==> run Y: inputs <==
==> flow/design.v <==
module mult32x32_fsm (
    input logic clk,               
    input logic reset,             
    input logic start,             
    output logic busy,             
    output logic [1:0] a_sel,      
    output logic b_sel,            
    output logic [2:0] shift_sel,  
    output logic upd_prod,         
    output logic clr_prod          
);
	typedef enum { idle, handle1, handle2, handle3, handle4, handle5, handle6, handle7, handle8} sm_type;
	sm_type current_state;
	sm_type next_state;
	always_ff @(posedge clk, posedge reset) begin
		if (reset== 1'b1) begin
			current_state <=idle;
		end
		else begin
			current_state <= next_state;
		end
	end
	always_comb begin
		next_state= current_state;
		busy=1'b1;
		upd_prod= 1'b1;
		clr_prod= 1'b0;
		a_sel= 2'b0;
		b_sel= 1'b0;
		shift_sel= 3'b0;
		case(current_state)
			idle: begin
				if(start== 1'b0) begin
					next_state=idle;
					busy=1'b0;
					upd_prod=1'b0;
				end
				else begin
					next_state=handle1;
					busy=1'b0;
					upd_prod=1'b0;
					clr_prod=1'b1;
				end
			end
			handle1: begin
				next_state= handle2;
				a_sel=2'b0;
				b_sel=1'b0;
				shift_sel=3'b0;
			end
			handle2: begin
				next_state= handle3;
				a_sel=2'b01;
				b_sel=1'b0;
				shift_sel=3'b001;
			end
			handle3: begin
				next_state= handle4;
				a_sel=2'b10;
				b_sel=1'b0;
				shift_sel=3'b010;
			end
			handle4: begin
				next_state= handle5;
				a_sel=2'b11;
				b_sel=1'b0;
				shift_sel=3'b011;
			end
			handle5: begin
				next_state= handle6;
				a_sel=2'b0;
				b_sel=1'b1;
				shift_sel=3'b010;
			end
			handle6: begin
				next_state= handle7;
				a_sel=2'b01;
				b_sel=1'b1;
				shift_sel=3'b011;
			end
			handle7: begin
				next_state= handle8;
				a_sel=2'b10;
				b_sel=1'b1;
				shift_sel=3'b100;
			end
			handle8: begin
				next_state= idle;
				a_sel=2'b11;
				b_sel=1'b1;
				shift_sel=3'b101;
			end
		endcase
	end
endmodule
module mult32x32_arith (
    input logic clk,              
    input logic reset,            
    input logic [31:0] a,         
    input logic [31:0] b,         
    input logic [1:0] a_sel,      
    input logic b_sel,            
    input logic [2:0] shift_sel,  
    input logic upd_prod,         
    input logic clr_prod,         
    output logic [63:0] product   
);
logic [15:0] out16;
logic [7:0] out8;
always_comb begin
	case(a_sel)
		2'b00: out8 = a[7:0];
		2'b01: out8 = a[15:8];
		2'b10: out8 = a[23:16];
		2'b11: out8 = a[31:24];
	endcase
end
always_comb begin
	case(b_sel)
		1'b0: out16 = b[15:0];
		1'b1: out16 = b[31:16];
	endcase
end
logic [23:0] mult;
always_comb begin
	mult = out16 * out8;
end
logic [63:0] shifted;
always_comb begin
	shifted = 64'b0;
	case(shift_sel)
		3'b000: shifted = mult;
		3'b001: shifted = mult << 8; 
		3'b010: shifted = mult << 16;
		3'b011: shifted = mult << 24;
		3'b100: shifted = mult << 32;
		3'b101: shifted = mult << 40;
	endcase
end
always_ff @(posedge clk, posedge reset) begin
	if(reset == 1'b1) begin 
		product <= 64'b0;
	end
	else begin
		if(clr_prod == 1'b1) begin
			product <= 64'b0;
		end
		else if (upd_prod == 1'b1) begin
			product <= product + shifted;
		end
	end
end
endmodule
module mult32x32 (
    input logic clk,             
    input logic reset,           
    input logic start,           
    input logic [31:0] a,        
    input logic [31:0] b,        
    output logic busy,           
    output logic [63:0] product  
);
logic [1:0] a_sel;
logic b_sel;
logic [2:0] shift_sel;
logic upd_prod;
logic clr_prod;
mult32x32_fsm fsm(
	.clk(clk),
	.reset(reset),
	.start(start),
	.busy(busy),
	.a_sel(a_sel),
	.b_sel(b_sel),
	.shift_sel(shift_sel),
	.upd_prod(upd_prod),
	.clr_prod(clr_prod)
);
mult32x32_arith arith(
	.clk(clk),
	.reset(reset),
	.a(a),
	.b(b),
	.a_sel(a_sel),
	.b_sel(b_sel),
	.shift_sel(shift_sel),
	.upd_prod(upd_prod),
	.clr_prod(clr_prod),
	.product(product)
);
endmodule
==> flow/run.sh <==
#!/bin/bash
# the make line also repeats each setting of config.mk as NAME=value (left out here)
make -C /OpenROAD-flow-scripts/flow DESIGN_CONFIG=/design/flow/config.mk WORK_HOME=/design/flow/orfs CLKGATE_MAP_FILE= finish
==> flow/config.mk <==
export PLATFORM = sky130hd
export DESIGN_NAME = mult32x32
export DESIGN_NICKNAME = mult32x32
export VERILOG_FILES = /design/flow/design.v
export SDC_FILE = /design/flow/constraint.sdc
export NUM_CORES = 4
export LEC_CHECK = 0
export ABC_AREA = 1
export CAP_MARGIN = 20
export CELL_PAD_IN_SITES_GLOBAL_PLACEMENT = 1
export CORE_ASPECT_RATIO = 1.01
export CORE_MARGIN = 2
export CORE_UTILIZATION = 19
export HOLD_SLACK_MARGIN = 0.08
export MIN_ROUTING_LAYER = met2
export SLEW_MARGIN = 20
==> flow/constraint.sdc <==
create_clock -name core_clock -period 12.0 [get_ports {clk}]
set_input_delay 2.4000 -clock core_clock [delete_from_list [all_inputs] [get_ports {clk}]]
set_output_delay 2.4000 -clock core_clock [all_outputs]
set_load 0.01 [all_outputs]
==> run M: changes against run Y <==
- ABC_AREA: 1 -> default
- CELL_PAD_IN_SITES_GLOBAL_PLACEMENT: 1 -> default
- CORE_ASPECT_RATIO: 1.01 -> 1.41
- CORE_UTILIZATION: 19 -> 66
- CTS_CLUSTER_DIAMETER: default -> 208
- CTS_CLUSTER_SIZE: default -> 100
- HOLD_SLACK_MARGIN: 0.08 -> default
- MIN_ROUTING_LAYER: met2 -> default
- SETUP_SLACK_MARGIN: default -> -1.2
- TNS_END_PERCENT: default -> 25
==> run P: changes against run Y <==
- ABC_AREA: 1 -> default
- CELL_PAD_IN_SITES_GLOBAL_PLACEMENT: 1 -> default
- CORE_ASPECT_RATIO: 1.01 -> default
- CORE_UTILIZATION: 19 -> 50
- HOLD_SLACK_MARGIN: 0.08 -> default
- MIN_ROUTING_LAYER: met2 -> default
- TNS_END_PERCENT: default -> 15
==> flow/constraint.sdc (replaced) <==
create_clock -name core_clock -period 8.16 [get_ports {clk}]
set_input_delay 1.6320 -clock core_clock [delete_from_list [all_inputs] [get_ports {clk}]]
set_output_delay 1.6320 -clock core_clock [all_outputs]
set_load 0.01 [all_outputs]
==> comparison <==
- Run Y finished with design-rule violations left. Run P finished but failed the layout checks on negative setup slack. Run M completed with no timing, DRC or antenna violations.
- The lowest critical path depth belongs to run Y, the highest to run P.
- In run M the sequential share of layout area is higher than in run P, by 3.8 points.
- Wire length: run M is smaller than run Y (43%).
- Die area: run P is larger than run M (about 30%).
- Area after synthesis: run M is lower than run Y (about 10%).
==> figures <==
Count of clock-net buffers in the final layout: run M 10; run Y 9; run P 9
Global Route met2 Usage: run M 66.4%; run Y 29.6%; run P 59.0%
Total of fill cells in the finished design: run M 1279; run Y 7662; run P 1451
Initial antenna violation count: run M 0; run Y 0; run P 2
Reg-to-Reg Start: run M fsm.current_state[4]$_DFF_PP0_; run Y fsm.current_state[1]$_DFF_PP0_; run P fsm.current_state[4]$_DFF_PP0_
Result of the run: run M timing/DRC/antenna clean; run Y finished with violations; run P finished with violations
Violated checks: run M -; run Y design-rule violations; run P negative setup slack
Simple-Gate Area Share: run M 21.2%; run Y 33.4%; run P 21.2%
Top cell type by instance count after synthesis: run M nor2_1; run Y nand2_1; run P nor2_1
Met1 track utilization from global routing: run M 42.8%; run Y 0%; run P 45.1%
Number of nets in the synthesized netlist: run M 1749; run Y 2278; run P 1749


==> job 6872: inputs <==
// mult32x32: RTL as listed in full above, without the edits since
==> flow/config.mk <==
export PLATFORM = sky130hd
export DESIGN_NAME = mult32x32
export DESIGN_NICKNAME = mult32x32
export VERILOG_FILES = /design/flow/design.v
export SDC_FILE = /design/flow/constraint.sdc
export NUM_CORES = 4
export LEC_CHECK = 0
export ABC_AREA = 0
export CAP_MARGIN = 25
export CORE_ASPECT_RATIO = 1.08
export CORE_MARGIN = 2
export CORE_UTILIZATION = 72
export CTS_CLUSTER_DIAMETER = 381
export CTS_CLUSTER_SIZE = 44
export GPL_TIMING_DRIVEN = 1
export PLACE_DENSITY = 0.74
export SETUP_SLACK_MARGIN = -0.81
export SLEW_MARGIN = 20
export TNS_END_PERCENT = 5
==> flow/constraint.sdc <==
create_clock -name core_clock -period 8.65 [get_ports {clk}]
set_input_delay 1.7300 -clock core_clock [delete_from_list [all_inputs] [get_ports {clk}]]
set_output_delay 1.7300 -clock core_clock [all_outputs]
set_load 0.01 [all_outputs]
run.sh (not shown) runs the stock make flow with config.mk's settings and CLKGATE_MAP_FILE=.
==> job 6553: changes against job 6872 <==
- ABC_AREA: 0 -> 1
- CAP_MARGIN: 25 -> 20
- CORE_ASPECT_RATIO: 1.08 -> not set
- CTS_CLUSTER_DIAMETER: 381 -> 370
- CTS_CLUSTER_SIZE: 44 -> not set
- GPL_TIMING_DRIVEN: 1 -> not set
- PLACE_DENSITY: 0.74 -> not set
- SETUP_SLACK_MARGIN: -0.81 -> 1.3
- TNS_END_PERCENT: 5 -> not set
==> flow/constraint.sdc (replaced) <==
create_clock -name core_clock -period 7.32 [get_ports {clk}]
set_input_delay 1.4640 -clock core_clock [delete_from_list [all_inputs] [get_ports {clk}]]
set_output_delay 1.4640 -clock core_clock [all_outputs]
set_load 0.01 [all_outputs]
==> job 720: changes against job 6872 <==
- ABC_AREA: 0 -> 1
- CAP_MARGIN: 25 -> 0
- CORE_UTILIZATION: 72 -> 55
- CTS_CLUSTER_DIAMETER: 381 -> 206
- CTS_CLUSTER_SIZE: 44 -> 99
- GPL_TIMING_DRIVEN: 1 -> 0
- SETUP_SLACK_MARGIN: -0.81 -> -0.67
==> flow/constraint.sdc (replaced) <==
create_clock -name core_clock -period 6.76 [get_ports {clk}]
set_input_delay 1.3520 -clock core_clock [delete_from_list [all_inputs] [get_ports {clk}]]
set_output_delay 1.3520 -clock core_clock [all_outputs]
set_load 0.01 [all_outputs]
==> comparison table <==
item	job 6872	job 720	job 6553
Status	stopped before the end	finished with violations	stopped before the end
Failing step	clock tree synthesis	-	detailed placement
Reasons for failing layout checks	-	negative setup slack	-
Width of the chip	125.9 um	151.3 um	137.8 um
Cell type with the largest total area after synthesis	sky130_fd_sc_hd__dfrtp_1	sky130_fd_sc_hd__nand2_1	sky130_fd_sc_hd__nand2_1
Post-Syn Nets	1749	2278	2278
Sequential fraction of the synthesis area	0.1581	0.1418	0.1418
Most instantiated library cell after synthesis	sky130_fd_sc_hd__nor2_1	sky130_fd_sc_hd__nand2_1	sky130_fd_sc_hd__nand2_1
Sum of net half-perimeters after detailed placement	41.63 mm	40.07 mm	-
Vertical die dimension	135.7 um	163.1 um	137.8 um
Number of placed instances, taps included	2103	2451	-
Total cell area at the placement stage	0.01552 mm^2	0.01461 mm^2	-
Cell total in the yosys stat output	1490	2019	2019
Mean cell area of the mapped netlist	7.759 um^2	6.386 um^2	6.386 um^2
Yosys chip area	0.01156 mm^2	0.01289 mm^2	0.01289 mm^2
Fraction of synthesized area in multiplexers	0.01948	0.004658	0.004658
Area share of the largest cell type after synthesis	0.1558	0.1651	0.1651
Area of the placeable core	0.01586 mm^2	0.02315 mm^2	0.01742 mm^2
Adder-Cell Fraction of Synth Area	0.2630	0.2358	0.2358
Post-synthesis share of cell area spent on xor and xnor gates	0.05379	0.02513	0.02513
Init Core Util	0.7292	0.5570	0.7403
DIE AREA	0.01709 mm^2	0.02468 mm^2	0.01899 mm^2
Post-Synth Simple-Gate Area	0.2121	0.3336	0.3336
Count of different cell masters after synthesis	76	55	55
Last weighted congestion value of the routability-driven placer	1.061	0.9961	1.203
Post-synthesis cell count	1490	2019	2019


==> inputs of exp/yarrow <==
// mult32x32: RTL as listed in full above, without the edits since
export LEC_CHECK = 0
export ABC_AREA = 1
export CAP_MARGIN = 40
export CELL_PAD_IN_SITES_GLOBAL_PLACEMENT = 1
export CORE_ASPECT_RATIO = 1.01
export CORE_MARGIN = 2
export CORE_UTILIZATION = 19
export GPL_ROUTABILITY_DRIVEN = 0
export GPL_TIMING_DRIVEN = 0
export HOLD_SLACK_MARGIN = 0.08
export MIN_ROUTING_LAYER = met1
export PLACE_DENSITY_LB_ADDON = 0.19
export SLEW_MARGIN = 20
export TNS_END_PERCENT = 70
create_clock -name core_clock -period 12.0 [get_ports {clk}]
==> inputs of exp/delta, as changes to exp/yarrow <==
- ABC_AREA: 1 -> default
- CAP_MARGIN: 40 -> 20
- CELL_PAD_IN_SITES_GLOBAL_PLACEMENT: 1 -> default
- CORE_ASPECT_RATIO: 1.01 -> default
- CORE_UTILIZATION: 19 -> 68
- GPL_ROUTABILITY_DRIVEN: 0 -> default
- GPL_TIMING_DRIVEN: 0 -> default
- HOLD_SLACK_MARGIN: 0.08 -> default
- MIN_ROUTING_LAYER: met1 -> default
- PLACE_DENSITY: default -> 0.39
- PLACE_DENSITY_LB_ADDON: 0.19 -> default
- TNS_END_PERCENT: 70 -> 10
==> flow/constraint.sdc (replaced) <==
create_clock -name core_clock -period 11.5 [get_ports {clk}]
set_input_delay 2.3000 -clock core_clock [delete_from_list [all_inputs] [get_ports {clk}]]
set_output_delay 2.3000 -clock core_clock [all_outputs]
set_load 0.01 [all_outputs]
==> notes <==
- Against exp/yarrow, the clock skew of exp/delta is higher by 0.0040 ns.
- In exp/yarrow the routed wire length is higher than in exp/delta, by about 60%.
- Of exp/yarrow and exp/delta, exp/delta has the higher sequential share of layout area (gap 2.0 points).
- Against exp/yarrow, the setup slack of exp/delta is lower by 1.4 ns.


==> v17 <==
Starts from the design.v that is shown in full above.
Settings: LEC_CHECK=0, CAP_MARGIN=20, CORE_MARGIN=2, CORE_UTILIZATION=65, CTS_CLUSTER_DIAMETER=98, SLEW_MARGIN=20; clock period 8.63 ns.
==> v29 (differences from v17) <==
- CORE_UTILIZATION: 65 -> 72
- CTS_CLUSTER_DIAMETER: 98 -> 348
- CTS_CLUSTER_SIZE: unset -> 98
- PLACE_DENSITY: unset -> 0.39
- TNS_END_PERCENT: unset -> 10
==> flow/constraint.sdc (replaced) <==
create_clock -name core_clock -period 11.5 [get_ports {clk}]
set_input_delay 2.3000 -clock core_clock [delete_from_list [all_inputs] [get_ports {clk}]]
set_output_delay 2.3000 -clock core_clock [all_outputs]
set_load 0.01 [all_outputs]
==> run summary <==
Implementation progress

The die is 137 microns wide. OpenSTA, run right after detailed placement, puts the worst setup slack at -1.47 ns. The tool reported: "[ERROR DPL-0038] Utilization greater than 100%, impossible to legalize". At the end of routability-driven placement, the weighted congestion stood at 1.06.

The number of standard-cell rows in the floorplan stands at 48. In this run the cell area measured after placement is 15900 sq um. Progress stopped at clock tree synthesis. The die boundary height stands at 137 microns. The run stopped with a tool error. The area fraction of the largest cell type after synthesis is 0.156. The post-synth register bit count is 73. The area of the die stands at 18900 sq um. The total area inside the core boundary comes to 17400 sq um. The share of the core area taken by cells at floorplan is 0.666. Counting tap cells, the placed design contains a total of 2169 instances. Detailed placement ended at an HPWL of 36.3 mm.
Source of the figures above: v17

==> run summary <==
Physical implementation status

After floorplanning, the die was sized to cover 17100 sq um. The flow ran to the end and the layout has no timing, DRC or antenna violations. The portion of synthesized cell area occupied by the leading cell type stands at 0.156.

The pre-CTS setup check shows a worst slack of 0.499 ns. At the floorplan stage, the core utilization is reported as 0.733. In the placement report, post-DP HPWL is listed as 27.0 mm. In this run the core area contains 46 standard-cell rows. The total count of hold-check failures in the final report stands at 0. The area of the core stands at 15800 sq um.

The width of the die stands at 131 microns. The vertical die dimension reported for this design is 131 microns. The placement stage leaves a total instance area of 13100 sq um.
Source of the figures above: v29



==> inputs of v4 <==
// mult32x32: RTL as listed in full above, without the edits since
==> flow/config.mk <==
export PLATFORM = sky130hd
export DESIGN_NAME = mult32x32
export DESIGN_NICKNAME = mult32x32
export VERILOG_FILES = /design/flow/design.v
export SDC_FILE = /design/flow/constraint.sdc
export NUM_CORES = 4
export LEC_CHECK = 0
export CAP_MARGIN = 20
export CORE_MARGIN = 2
export CORE_UTILIZATION = 58
export SLEW_MARGIN = 20
export TNS_END_PERCENT = 5
==> flow/constraint.sdc <==
create_clock -name core_clock -period 8.01 [get_ports {clk}]
set_input_delay 1.6020 -clock core_clock [delete_from_list [all_inputs] [get_ports {clk}]]
set_output_delay 1.6020 -clock core_clock [all_outputs]
set_load 0.01 [all_outputs]
==> v6: changes against v4 <==
CORE_ASPECT_RATIO = 0.5   (was default)
CORE_UTILIZATION = 42   (was 58)
SETUP_SLACK_MARGIN = -0.87   (was default)
TNS_END_PERCENT = 15   (was 5)
==> flow/constraint.sdc (replaced) <==
create_clock -name core_clock -period 12.0 [get_ports {clk}]
set_input_delay 2.4000 -clock core_clock [delete_from_list [all_inputs] [get_ports {clk}]]
set_output_delay 2.4000 -clock core_clock [all_outputs]
set_load 0.01 [all_outputs]
==> v30: changes against v4 <==
CORE_UTILIZATION = 62   (was 58)
TNS_END_PERCENT = default   (was 5)
==> flow/constraint.sdc (replaced) <==
create_clock -name core_clock -period 5.3 [get_ports {clk}]
set_input_delay 1.0600 -clock core_clock [delete_from_list [all_inputs] [get_ports {clk}]]
set_output_delay 1.0600 -clock core_clock [all_outputs]
set_load 0.01 [all_outputs]
==> v39: changes against v4 <==
CTS_CLUSTER_DIAMETER = 30   (was default)
CTS_CLUSTER_SIZE = 37   (was default)
TNS_END_PERCENT = 15   (was 5)
==> flow/constraint.sdc (replaced) <==
create_clock -name core_clock -period 8.16 [get_ports {clk}]
set_input_delay 1.6320 -clock core_clock [delete_from_list [all_inputs] [get_ports {clk}]]
set_output_delay 1.6320 -clock core_clock [all_outputs]
set_load 0.01 [all_outputs]
==> results <==
- v4 reached the layout checks and failed them: negative setup slack. v6 finished with timing, DRC and antenna clean. v30 stopped in 4_1_cts, error DPL-0038. v39 ended with an error in 5_1_grt.
- Between v4 and v6, the lower via count is in v6 (gap 30%, measured against v6).
- In flip-flop count, v4 and v6 do not differ.
- Between v6 and v4, the lower setup slack is in v4 (gap 2400 ps).
- In v4 the clock skew is higher than in v6, by 9.3 ps.
